==> 01-05 <==
==> flow/design.v <==
`timescale 1ns / 1ps
module TNS_dec_33(
    input wire clk,
    input wire rst_n,
    input wire [32:0] codein,
    output reg [30 - 1 : 0] dataout
    );
    wire [30 - 1 : 0] dataout_wire;
    assign dataout_wire = (codein[32]*847425747) + (codein[31]*564950498) + (codein[30]*282475249) + 
                    (codein[29]*121060821) + (codein[28]*80707214) + (codein[27]*40353607) + 
                    (codein[26]*17294403) + (codein[25]*11529602) + (codein[24]*5764801) + 
                    (codein[23]*2470629) + (codein[22]*1647086) + (codein[21]*823543) + 
                    (codein[20]*352947) + (codein[19]*235298) + (codein[18]*117649) + (codein[17]*50421) + (codein[16]*33614) + 
                    (codein[15]*16807) + (codein[14]*7203) + (codein[13]*4802) + (codein[12]*2401) + (codein[11]*1029) +
                    (codein[10]*686) + (codein[9]*343) + (codein[8]*147) + (codein[7]*98) + (codein[6]*49) +
                    (codein[5]*21) + (codein[4]*14) + (codein[3]*7) + (codein[2]*3) + (codein[1]*2) +
                    (codein[0]*1);
    always @(posedge clk or negedge rst_n) begin
        if (~rst_n) begin
            dataout <= 0;
        end
        else begin
            dataout <= dataout_wire;
        end
    end
endmodule
==> flow/run.sh <==
#!/bin/bash
# the make line also repeats each setting of config.mk as NAME=value (left out here)
make -C /OpenROAD-flow-scripts/flow DESIGN_CONFIG=/design/flow/config.mk WORK_HOME=/design/flow/orfs CLKGATE_MAP_FILE= finish
==> flow/config.mk <==
export PLATFORM = sky130hd
export DESIGN_NAME = TNS_dec_33
export DESIGN_NICKNAME = TNS_dec_33
export VERILOG_FILES = /design/flow/design.v
export SDC_FILE = /design/flow/constraint.sdc
export NUM_CORES = 4
export LEC_CHECK = 0
export CAP_MARGIN = 15
export CELL_PAD_IN_SITES_DETAIL_PLACEMENT = 2
export CELL_PAD_IN_SITES_GLOBAL_PLACEMENT = 2
export CORE_ASPECT_RATIO = 0.78
export CORE_MARGIN = 2
export CORE_UTILIZATION = 25
export CTS_CLUSTER_SIZE = 18
export GPL_ROUTABILITY_DRIVEN = 0
export HOLD_SLACK_MARGIN = -0.06
export MAX_ROUTING_LAYER = met4
export PLACE_DENSITY_LB_ADDON = 0.12
export SETUP_SLACK_MARGIN = -0.1
export SLEW_MARGIN = 20
==> flow/constraint.sdc <==
create_clock -name core_clock -period 12.0 [get_ports {clk}]
set_input_delay 2.4000 -clock core_clock [delete_from_list [all_inputs] [get_ports {clk}]]
set_output_delay 2.4000 -clock core_clock [all_outputs]
set_load 0.01 [all_outputs]
==> inputs of 12-06, as changes to 01-05 <==
==> flow/config.mk (replaced) <==
export PLATFORM = sky130hd
export DESIGN_NAME = TNS_dec_33
export DESIGN_NICKNAME = TNS_dec_33
export VERILOG_FILES = /design/flow/design.v
export SDC_FILE = /design/flow/constraint.sdc
export NUM_CORES = 4
export LEC_CHECK = 0
export CAP_MARGIN = 0
export CELL_PAD_IN_SITES_GLOBAL_PLACEMENT = 0
export CORE_ASPECT_RATIO = 0.5
export CORE_MARGIN = 6
export CORE_UTILIZATION = 40
export CTS_CLUSTER_DIAMETER = 99
export CTS_CLUSTER_SIZE = 14
export HOLD_SLACK_MARGIN = 0.13
export PLACE_DENSITY = 0.41
export SLEW_MARGIN = 0
export TNS_END_PERCENT = 5
==> inputs of 04-13, as changes to 01-05 <==
==> flow/config.mk (replaced) <==
export PLATFORM = sky130hd
export DESIGN_NAME = TNS_dec_33
export DESIGN_NICKNAME = TNS_dec_33
export VERILOG_FILES = /design/flow/design.v
export SDC_FILE = /design/flow/constraint.sdc
export NUM_CORES = 4
export LEC_CHECK = 0
export ABC_AREA = 0
export CAP_MARGIN = 20
export CORE_MARGIN = 2
export CORE_UTILIZATION = 70
export SLEW_MARGIN = 20
==> flow/constraint.sdc (replaced) <==
create_clock -name core_clock -period 6.74 [get_ports {clk}]
set_input_delay 1.3480 -clock core_clock [delete_from_list [all_inputs] [get_ports {clk}]]
set_output_delay 1.3480 -clock core_clock [all_outputs]
set_load 0.01 [all_outputs]
==> inputs of 03-03, as changes to 01-05 <==
==> flow/config.mk (replaced) <==
export PLATFORM = sky130hd
export DESIGN_NAME = TNS_dec_33
export DESIGN_NICKNAME = TNS_dec_33
export VERILOG_FILES = /design/flow/design.v
export SDC_FILE = /design/flow/constraint.sdc
export NUM_CORES = 4
export LEC_CHECK = 0
export CAP_MARGIN = 0
export CORE_MARGIN = 2
export CORE_UTILIZATION = 72
export SETUP_SLACK_MARGIN = 0.82
export SLEW_MARGIN = 20
==> flow/constraint.sdc (replaced) <==
create_clock -name core_clock -period 7.97 [get_ports {clk}]
set_input_delay 1.5940 -clock core_clock [delete_from_list [all_inputs] [get_ports {clk}]]
set_output_delay 1.5940 -clock core_clock [all_outputs]
set_load 0.01 [all_outputs]
==> reports/qor.csv <==
stage,metric,value,unit
routing,Vias per Instance,4.18,
routing,first-pass iteration count of the detailed router,4,
global_route,Total GRT Usage,14.7,%
cts,Resize count post-CTS,0,
routing,Post-route DRC,0,
routing,Iter 0 DRT Violations,146,
timing,Setup WS post-layout,2.53,ns
critical_path,Worst Setup Start Kind,primary input,
status,status,finished clean,
finish,clk cell area share,1.35,%
place,dpl cells,1466,
routing,met1 wire length,13100,um
(the above is from 01-05)
==> reports/qor.csv <==
stage,metric,value,unit
status,status,"complete, but fails checks",
status,SO Viols,negative setup slack,
routing,first-pass iteration count of the detailed router,8,
routing,Vias per Instance,6.89,
finish,clk cell area share,1.24,%
routing,met1 wire length,11700,um
critical_path,Worst Setup Start Kind,primary input,
routing,Iter 0 DRT Violations,1557,
global_route,Total GRT Usage,50.6,%
cts,Resize count post-CTS,180,
timing,final setup violation count,15,
routing,Post-route DRC,0,
timing,Setup WS post-layout,-0.308,ns
(the above is from 03-03)
==> reports/qor.csv <==
stage,metric,value,unit
synthesis,Yosys warnings,1,
status,Error,[ERROR GRT-0232] Routing congestion too high. Check the congestion heatmap in the GUI.,
status,status,stopped before the end,
status,Fail Step,global routing,
global_route,Total GRT Usage,76.9,%
place,dpl cells,1316,
synthesis,most common cell in the netlist,inv_1,
(the above is from 04-13)
==> reports/qor.csv <==
stage,metric,value,unit
cts,Resize count post-CTS,0,
place,dpl cells,1288,
routing,first-pass iteration count of the detailed router,4,
routing,Post-route DRC,0,
critical_path,Worst Setup Start Kind,primary input,
status,status,finished clean,
routing,Vias per Instance,4.56,
(the above is from 12-06)

==> violet: inputs <==
Starts from the design.v that is shown in full above.
==> flow/config.mk <==
export PLATFORM = sky130hd
export DESIGN_NAME = TNS_dec_33
export DESIGN_NICKNAME = TNS_dec_33
export VERILOG_FILES = /design/flow/design.v
export SDC_FILE = /design/flow/constraint.sdc
export NUM_CORES = 4
export LEC_CHECK = 0
export CAP_MARGIN = 20
export CELL_PAD_IN_SITES_GLOBAL_PLACEMENT = 3
export CORE_MARGIN = 10
export CORE_UTILIZATION = 40
export CTS_CLUSTER_DIAMETER = 396
export CTS_CLUSTER_SIZE = 14
export PLACE_DENSITY = 0.41
export SLEW_MARGIN = 0
export TNS_END_PERCENT = 5
==> flow/constraint.sdc <==
create_clock -name core_clock -period 12.0 [get_ports {clk}]
set_input_delay 2.4000 -clock core_clock [delete_from_list [all_inputs] [get_ports {clk}]]
set_output_delay 2.4000 -clock core_clock [all_outputs]
set_load 0.01 [all_outputs]
run.sh (not shown) runs the stock make flow with config.mk's settings and CLKGATE_MAP_FILE=.
==> willow: changes against violet <==
==> flow/config.mk (replaced) <==
export PLATFORM = sky130hd
export DESIGN_NAME = TNS_dec_33
export DESIGN_NICKNAME = TNS_dec_33
export VERILOG_FILES = /design/flow/design.v
export SDC_FILE = /design/flow/constraint.sdc
export NUM_CORES = 4
export LEC_CHECK = 0
export ABC_AREA = 1
export CAP_MARGIN = 20
export CORE_MARGIN = 2
export CORE_UTILIZATION = 66
export HOLD_SLACK_MARGIN = -0.09
export SLEW_MARGIN = 20
==> flow/constraint.sdc (replaced) <==
create_clock -name core_clock -period 6.58 [get_ports {clk}]
set_input_delay 1.3160 -clock core_clock [delete_from_list [all_inputs] [get_ports {clk}]]
set_output_delay 1.3160 -clock core_clock [all_outputs]
set_load 0.01 [all_outputs]
==> notes.md <==
impl run done, here's what came out: syn_nets 1352, multi-input logic portion of the cell area 70.3%, nonclk buf count 67, Mapped Cells 914, Rows 56, CP Max Fanout 9, outcome no timing/DRC/antenna violations, synthesized area 9510 um^2
(the above is from violet)
==> notes.md <==
impl run done, here's what came out: outcome failed layout checks, synthesized area 10200 um^2, layout check faults negative setup slack, Final Worst Setup Slack -0.0901 ns, syn_nets 1575, setup violators final 15, nonclk buf count 213, Rows 45
(the above is from willow)

==> 05-21: inputs <==
// TNS_dec_33: RTL as listed in full above, without the edits since
clock: 12.0 ns
lec_check: 0
abc_area: 0
cap_margin: 20
core_margin: 2
core_utilization: 24
cts_cluster_size: 10
place_density: 0.9
slew_margin: 20
tns_end_percent: 10
==> 12-03: changes against 05-21 <==
- ABC_AREA: 0 -> 1
- CORE_UTILIZATION: 24 -> 40
- CTS_CLUSTER_SIZE: 10 -> default
- PLACE_DENSITY: 0.9 -> default
- TNS_END_PERCENT: 10 -> default
==> summary of the runs <==
Of 05-21 and 12-03, 05-21 has the higher critical path depth (gap 2). Synthesized cell count: 12-03 is higher than 05-21 (about 24%). Sequential cell count is the same in 05-21 and 12-03. 12-03 passed the timing, design-rule and antenna checks. 05-21 finished with timing, DRC and antenna clean. In 05-21 the fmax is smaller than in 12-03, by about 7%. In 05-21 the via count is lower than in 12-03, by about 11%.

==> run a <==
Starts from the design.v that is shown in full above.
make LEC_CHECK=0 ABC_AREA=0 CAP_MARGIN=0 CELL_PAD_IN_SITES_DETAIL_PLACEMENT=0 CELL_PAD_IN_SITES_GLOBAL_PLACEMENT=0 CORE_MARGIN=2 CORE_UTILIZATION=35 CTS_CLUSTER_DIAMETER=337 CTS_CLUSTER_SIZE=89 GPL_ROUTABILITY_DRIVEN=0 GPL_TIMING_DRIVEN=0 MAX_ROUTING_LAYER=met5 MIN_ROUTING_LAYER=met2 PLACE_DENSITY_LB_ADDON=0.28 SLEW_MARGIN=20 TNS_END_PERCENT=85 finish   # period 6.48 ns
==> inputs of run b, as changes to run a <==
CAP_MARGIN = 20   (was 0)
CELL_PAD_IN_SITES_DETAIL_PLACEMENT = not set   (was 0)
CELL_PAD_IN_SITES_GLOBAL_PLACEMENT = not set   (was 0)
CORE_UTILIZATION = 72   (was 35)
CTS_CLUSTER_DIAMETER = not set   (was 337)
CTS_CLUSTER_SIZE = not set   (was 89)
GPL_ROUTABILITY_DRIVEN = not set   (was 0)
GPL_TIMING_DRIVEN = not set   (was 0)
HOLD_SLACK_MARGIN = -0.09   (was not set)
MAX_ROUTING_LAYER = not set   (was met5)
MIN_ROUTING_LAYER = not set   (was met2)
PLACE_DENSITY_LB_ADDON = not set   (was 0.28)
TNS_END_PERCENT = not set   (was 85)
==> flow/constraint.sdc (replaced) <==
create_clock -name core_clock -period 6.58 [get_ports {clk}]
set_input_delay 1.3160 -clock core_clock [delete_from_list [all_inputs] [get_ports {clk}]]
set_output_delay 1.3160 -clock core_clock [all_outputs]
set_load 0.01 [all_outputs]
==> inputs of run c, as changes to run a <==
ABC_AREA = 1   (was 0)
CAP_MARGIN = 20   (was 0)
CELL_PAD_IN_SITES_DETAIL_PLACEMENT = not set   (was 0)
CELL_PAD_IN_SITES_GLOBAL_PLACEMENT = not set   (was 0)
CORE_UTILIZATION = 52   (was 35)
CTS_CLUSTER_DIAMETER = not set   (was 337)
CTS_CLUSTER_SIZE = not set   (was 89)
GPL_ROUTABILITY_DRIVEN = not set   (was 0)
GPL_TIMING_DRIVEN = not set   (was 0)
MAX_ROUTING_LAYER = not set   (was met5)
MIN_ROUTING_LAYER = not set   (was met2)
PLACE_DENSITY_LB_ADDON = not set   (was 0.28)
TNS_END_PERCENT = not set   (was 85)
==> flow/constraint.sdc (replaced) <==
create_clock -name core_clock -period 6.28 [get_ports {clk}]
set_input_delay 1.2560 -clock core_clock [delete_from_list [all_inputs] [get_ports {clk}]]
set_output_delay 1.2560 -clock core_clock [all_outputs]
set_load 0.01 [all_outputs]
==> load_flow_metrics.sql <==
-- metrics for the results database
INSERT INTO impl_metrics (metric_group, metric, value, unit) VALUES
('route', 'totalWireLength', '21500', 'um'),
('sta', 'post-route-worst-setup-slack', '-629', 'ps'),
('critical_path', 'worst_path_largest_cell_delay', '560', 'ps'),
('status', 'outcome', 'finished with violations', ''),
('sta', 'finalSetupViolations', '20', ''),
('yosys', 'mappedNetlistArea', '9510', 'um2'),
('status', 'so.violations', 'negative setup slack', ''),
('yosys', 'post_synth_area_hogs', 'sky130_fd_sc_hd__fa_1 41%, sky130_fd_sc_hd__ha_1 28%, sky130_fd_sc_hd__inv_1 13%', '');
(the above is from run a)
==> load_flow_metrics.sql <==
-- implementation run metrics
INSERT INTO impl_metrics (metric_group, metric, value, unit) VALUES
('clocking', 'clock_path_buffers', '2', ''),
('status', 'flow.stopped_at', 'global routing', ''),
('yosys', 'most_common_cell', 'sky130_fd_sc_hd__inv_1', ''),
('status', 'tool.error', '[ERROR GRT-0116] Global routing finished with congestion. Check the congestion regions in the DRC Viewer.', ''),
('global_route', 'gr-max-usage-layer', 'met2', ''),
('yosys', 'post_synth_area_hogs', 'sky130_fd_sc_hd__fa_1 41%, sky130_fd_sc_hd__ha_1 28%, sky130_fd_sc_hd__inv_1 13%', ''),
('floorplan', 'placement_rows', '41', ''),
('yosys', 'netlist_logic_family_top', 'adder cells', ''),
('yosys', 'mappedNetlistArea', '9510', 'um2'),
('yosys', 'synth_flops', '30', ''),
('yosys', 'ys_area', '9510', 'um2'),
('place', 'finalWeightedCongestion', '0.951', ''),
('global_route', 'use_met1', '69.0', '%'),
('status', 'outcome', 'stopped before the end', '');
(the above is from run b)
==> load_flow_metrics.sql <==
-- metrics for the results database
INSERT INTO impl_metrics (metric_group, metric, value, unit) VALUES
('status', 'outcome', 'finished with violations', ''),
('status', 'so.violations', 'negative setup slack', ''),
('route', 'maxUsedRoutingLayer', 'met4', ''),
('yosys', 'mappedNetlistArea', '10200', 'um2'),
('route', 'route.antenna.remaining_nets', '0', ''),
('sta', 'finalSetupViolations', '23', ''),
('yosys', 'post_synth_area_hogs', 'sky130_fd_sc_hd__fa_1 38%, sky130_fd_sc_hd__ha_1 26%, sky130_fd_sc_hd__inv_1 15%', ''),
('route', 'totalWireLength', '25700', 'um'),
('clocking', 'cts_made_buffers', '5', ''),
('critical_path', 'worst_path_largest_cell_delay', '560', 'ps'),
('yosys', 'synth-edff-count', '0', ''),
('sta', 'post-route-worst-setup-slack', '-184', 'ps');
(the above is from run c)
